## division
module division(input clk, input rst, input start, input [31:0] dividendo, divisor,
                output [31:0] cociente, residuo, output done);
Size: about 480 cells after synthesis, about 130 flip-flops, about 130 I/O pins.
export LEC_CHECK = 0
export ABC_AREA = 0
export CAP_MARGIN = 5
export CORE_MARGIN = 2
export CORE_UTILIZATION = 51
export CTS_CLUSTER_DIAMETER = 95
export GPL_ROUTABILITY_DRIVEN = 1
export GPL_TIMING_DRIVEN = 0
export MAX_ROUTING_LAYER = met4
export MIN_ROUTING_LAYER = met1
export SLEW_MARGIN = 35
export TNS_END_PERCENT = 60
create_clock -name core_clock -period 4.14 [get_ports {clk}]
run.sh (not shown) runs the stock make flow with config.mk's settings and CLKGATE_MAP_FILE=.
The baseline finished with timing, DRC and antenna clean.
Edit:
- ABC_AREA: 0 -> default
- CAP_MARGIN: 5 -> 15
- CELL_PAD_IN_SITES_GLOBAL_PLACEMENT: default -> 3
- CORE_UTILIZATION: 51 -> 40
- CTS_CLUSTER_DIAMETER: 95 -> default
- GPL_ROUTABILITY_DRIVEN: 1 -> default
- MAX_ROUTING_LAYER: met4 -> default
- MIN_ROUTING_LAYER: met1 -> default
- PLACE_DENSITY: default -> 0.61
- SLEW_MARGIN: 35 -> 25
- TNS_END_PERCENT: 60 -> default
- clock period: 4.14 -> 6.57 ns (I/O delays scaled with it)
Outcome: The changed run passed the timing, DRC and antenna checks. Synthesized area stays the same. Total power falls by 37%. Worst setup slack gains 1.6 ns. Utilization falls by 14 points. Sequential power falls by about 37%. Register-to-register slack gains 2.2 ns. Hold slack loses 0.011 ns. Wire length rises by about 5.5%.
Edit:
- CAP_MARGIN: 15 -> 20
- CELL_PAD_IN_SITES_GLOBAL_PLACEMENT: 3 -> default
- GPL_TIMING_DRIVEN: 0 -> default
- PLACE_DENSITY: 0.61 -> 0.6
- SETUP_SLACK_MARGIN: default -> 1.24
- SLEW_MARGIN: 25 -> 20
- clock period: 6.57 -> 4.42 ns (I/O delays scaled with it)
- sequential cell count stays the same
- clock skew shrinks by 0.0092 ns
- die area stays the same
- cell count came out lower by a few percent
- power grows by well over a third
Edit:
- ABC_AREA: default -> 1
- CORE_UTILIZATION: 40 -> 68
- SETUP_SLACK_MARGIN: 1.24 -> 0.13
- clock period: 4.42 -> 2.46 ns (I/O delays scaled with it)
=> Cell area increases by 11%; worst setup slack loses 1.3 ns; clock-buffer cell count increases by 2; sequential share of layout area goes down by 5.1 points; area after synthesis rose by 13%; routed wire length is higher by 37%; register-to-register slack degrades by 1.3 ns; die size drops by 32%; power went up by 82%.

---

## willow
The RTL this note starts from:
==> flow/design.v <==
module division(input clk, input rst, input start, input [31:0] dividendo, divisor,
                output [31:0] cociente, residuo, output done);
reg [31:0] shift_register;
reg [31:0] pre_divisor;
reg [31:0] cont;
reg idle;                       
reg done_r;                     
reg [15:0] resta, pre_cocido, res, cocido;
always @ (posedge clk) begin
  done_r <= 1'b0;
  if (rst) begin
    idle = 1'b1;
  end else if (idle) begin
    if (start) begin
      cont = 32'b0;
      shift_register = {8'b0, dividendo[15:0]};
      pre_cocido = 16'b0;
      pre_divisor = divisor;
      shift_register = shift_register << 1;
      cont = cont + 1'b1;
      idle = 1'b0;
    end
  end else begin
    if (cont < 5'd17) begin
      if (shift_register[31:16] < pre_divisor[15:0]) begin
        pre_cocido = pre_cocido << 1;
      end else begin
        resta = shift_register[31:16] - pre_divisor[15:0];
        pre_cocido = pre_cocido << 1;
        pre_cocido[0] = 1'b1;
        shift_register[31:16] = resta;
      end
      shift_register = shift_register << 1;
      cont = cont + 1'b1;
    end else begin
      cocido = pre_cocido;
      res = shift_register[31:16]>>1;
      idle = 1'b1;
      done_r <= 1'b1;
    end
  end
end
assign cociente = {16'b0, cocido};
assign residuo = {16'b0, res};
assign done = done_r;
endmodule
==> flow/config.mk <==
export PLATFORM = sky130hd
export DESIGN_NAME = division
export DESIGN_NICKNAME = division
export VERILOG_FILES = /design/flow/design.v
export SDC_FILE = /design/flow/constraint.sdc
export NUM_CORES = 4
export LEC_CHECK = 0
export CAP_MARGIN = 20
export CORE_MARGIN = 2
export CORE_UTILIZATION = 40
export PLACE_DENSITY = 0.6
export SLEW_MARGIN = 20
==> flow/constraint.sdc <==
create_clock -name core_clock -period 4.42 [get_ports {clk}]
set_input_delay 0.8840 -clock core_clock [delete_from_list [all_inputs] [get_ports {clk}]]
set_output_delay 0.8840 -clock core_clock [all_outputs]
set_load 0.01 [all_outputs]
Input changes introduced in yarrow (baseline for comparison: willow):
# willow
export LEC_CHECK = 0
export CAP_MARGIN = 20
export CORE_MARGIN = 2
export CORE_UTILIZATION = 40
export PLACE_DENSITY = 0.6
export SLEW_MARGIN = 20
create_clock -name core_clock -period 4.42 [get_ports {clk}]
# yarrow
export LEC_CHECK = 0
export CAP_MARGIN = 20
export CORE_MARGIN = 2
export CORE_UTILIZATION = 70
export PLACE_DENSITY = 0.6
export SLEW_MARGIN = 20
create_clock -name core_clock -period 4.42 [get_ports {clk}]
## What came out
According to the power report, total power for yarrow is higher than for willow.
Higher met2 wirelength from detailed routing among willow and yarrow: yarrow
Compared with willow, yarrow shows a logic gate share of total power that is 0.6 points lower.
Measured against each other, willow and yarrow differ in highest ir drop seen on vdd, the higher figure coming from willow.
willow → yarrow: first-pass GRT wire length went up 4.6%, number of rows in the core area went down 24%, total detailed-routing wirelength increased 7.1%, cell area was more or less identical, number of nets in the final layout flat.
The multi-input gate share of the layout cell area was comparable across willow and yarrow.
Setup changes, yarrow to lagoon
# yarrow
export LEC_CHECK = 0
export CAP_MARGIN = 20
export CORE_MARGIN = 2
export CORE_UTILIZATION = 70
export PLACE_DENSITY = 0.6
export SLEW_MARGIN = 20
create_clock -name core_clock -period 4.42 [get_ports {clk}]
# lagoon
export LEC_CHECK = 0
export ABC_AREA = 1
export CAP_MARGIN = 20
export CORE_MARGIN = 2
export CORE_UTILIZATION = 40
export GPL_TIMING_DRIVEN = 0
export SLEW_MARGIN = 20
create_clock -name core_clock -period 2.94 [get_ports {clk}]
Number of max-slew violations in the final report of yarrow is on par with lagoon.
lagoon against yarrow: worst hold slack went up, sequential standard cell area saw little to no change.
Higher mux cell area share after synthesis was reported by yarrow, not lagoon.
What tundra does differently from lagoon at the input level:
# lagoon
export LEC_CHECK = 0
export ABC_AREA = 1
export CAP_MARGIN = 20
export CORE_MARGIN = 2
export CORE_UTILIZATION = 40
export GPL_TIMING_DRIVEN = 0
export SLEW_MARGIN = 20
create_clock -name core_clock -period 2.94 [get_ports {clk}]
# tundra
export LEC_CHECK = 0
export ABC_AREA = 0
export CAP_MARGIN = 5
export CORE_MARGIN = 2
export CORE_UTILIZATION = 40
export CTS_CLUSTER_DIAMETER = 95
export GPL_ROUTABILITY_DRIVEN = 1
export GPL_TIMING_DRIVEN = 0
export MAX_ROUTING_LAYER = met4
export MIN_ROUTING_LAYER = met2
export SETUP_SLACK_MARGIN = 0.04
export SLEW_MARGIN = 35
export TNS_END_PERCENT = 60
create_clock -name core_clock -period 2.94 [get_ports {clk}]
Findings:
Global-route usage: higher on tundra. tundra vs lagoon, busiest layer in global routing: met3 vs met2. Shortest period the worst path allows: tundra and lagoon compared, higher one is tundra. Compared tundra vs lagoon, and pre-CTS worst setup slack is down in tundra. The launch point of the worst path comes out cont[19] in one run and pre_divisor[0] in the other, namely in lagoon and tundra respectively. met2 track demand over resource sits higher in tundra than in lagoon.
> inputs changed (tundra -> violet)
# tundra
export LEC_CHECK = 0
export ABC_AREA = 0
export CAP_MARGIN = 5
export CORE_MARGIN = 2
export CORE_UTILIZATION = 40
export CTS_CLUSTER_DIAMETER = 95
export GPL_ROUTABILITY_DRIVEN = 1
export GPL_TIMING_DRIVEN = 0
export MAX_ROUTING_LAYER = met4
export MIN_ROUTING_LAYER = met2
export SETUP_SLACK_MARGIN = 0.04
export SLEW_MARGIN = 35
export TNS_END_PERCENT = 60
create_clock -name core_clock -period 2.94 [get_ports {clk}]
# violet
export LEC_CHECK = 0
export CAP_MARGIN = 20
export CORE_MARGIN = 2
export CORE_UTILIZATION = 66
export SETUP_SLACK_MARGIN = -0.19
export SLEW_MARGIN = 20
create_clock -name core_clock -period 2.46 [get_ports {clk}]
### Flow results
- Looking at internal power summed over all cells, violet sits about 20% higher than tundra does.
- There was hardly any difference in worst clock skew between tundra and violet.
- Complete run, failing final checks: violet, reason setup timing.
- The higher detailed-route wire length per cell of violet and tundra is in violet.
- violet vs. tundra: number of tapcells has decreased; fmax higher; wire length of the first global-routing pass rose by 830 um.
- Compared violet vs tundra, and insertion delay at the late pin of the worst-skew pair is up in violet.
- Higher via count among violet and tundra: tundra
- violet — final critical delay including setup and external delays 0.20 ns lower, tundra as reference
Input-level comparison between cedar and violet:
# violet
export LEC_CHECK = 0
export CAP_MARGIN = 20
export CORE_MARGIN = 2
export CORE_UTILIZATION = 66
export SETUP_SLACK_MARGIN = -0.19
export SLEW_MARGIN = 20
create_clock -name core_clock -period 2.46 [get_ports {clk}]
# cedar
export LEC_CHECK = 0
export ABC_AREA = 1
export CAP_MARGIN = 20
export CORE_MARGIN = 2
export CORE_UTILIZATION = 72
export CTS_CLUSTER_SIZE = 72
export PLACE_DENSITY = 0.95
export SETUP_SLACK_MARGIN = 0.48
export SLEW_MARGIN = 20
create_clock -name core_clock -period 2.46 [get_ports {clk}]
### Flow results
- When the final numbers for cedar and violet were put side by side, the instance count after placement with tap cells included turned out to be smaller in violet.
- Overall die area deteriorates in cedar relative to violet.
- The higher combined area of all synthesized cells of cedar and violet is in cedar.
- Looking at post-placement worst setup slack, cedar sits 0.25 ns higher than violet does.
- In the summary table, cedar is marked failed, with error DPL-0038 raised in 5_1_grt.
- Finished, but not clean: violet, with setup timing.
- On cedar: chip area in the Yosys report is about 13% higher than what violet gave.
- Number of gates resized after cts, cedar and violet: lower on violet
- Compared cedar vs violet, and adder and majority gate portion of the synthesized area is down in cedar.
- cedar ends up with a number of distinct library cells after synthesis that is about 22% lower than in violet.
Power figures rest on the tool's default switching activity, not on a simulated workload.
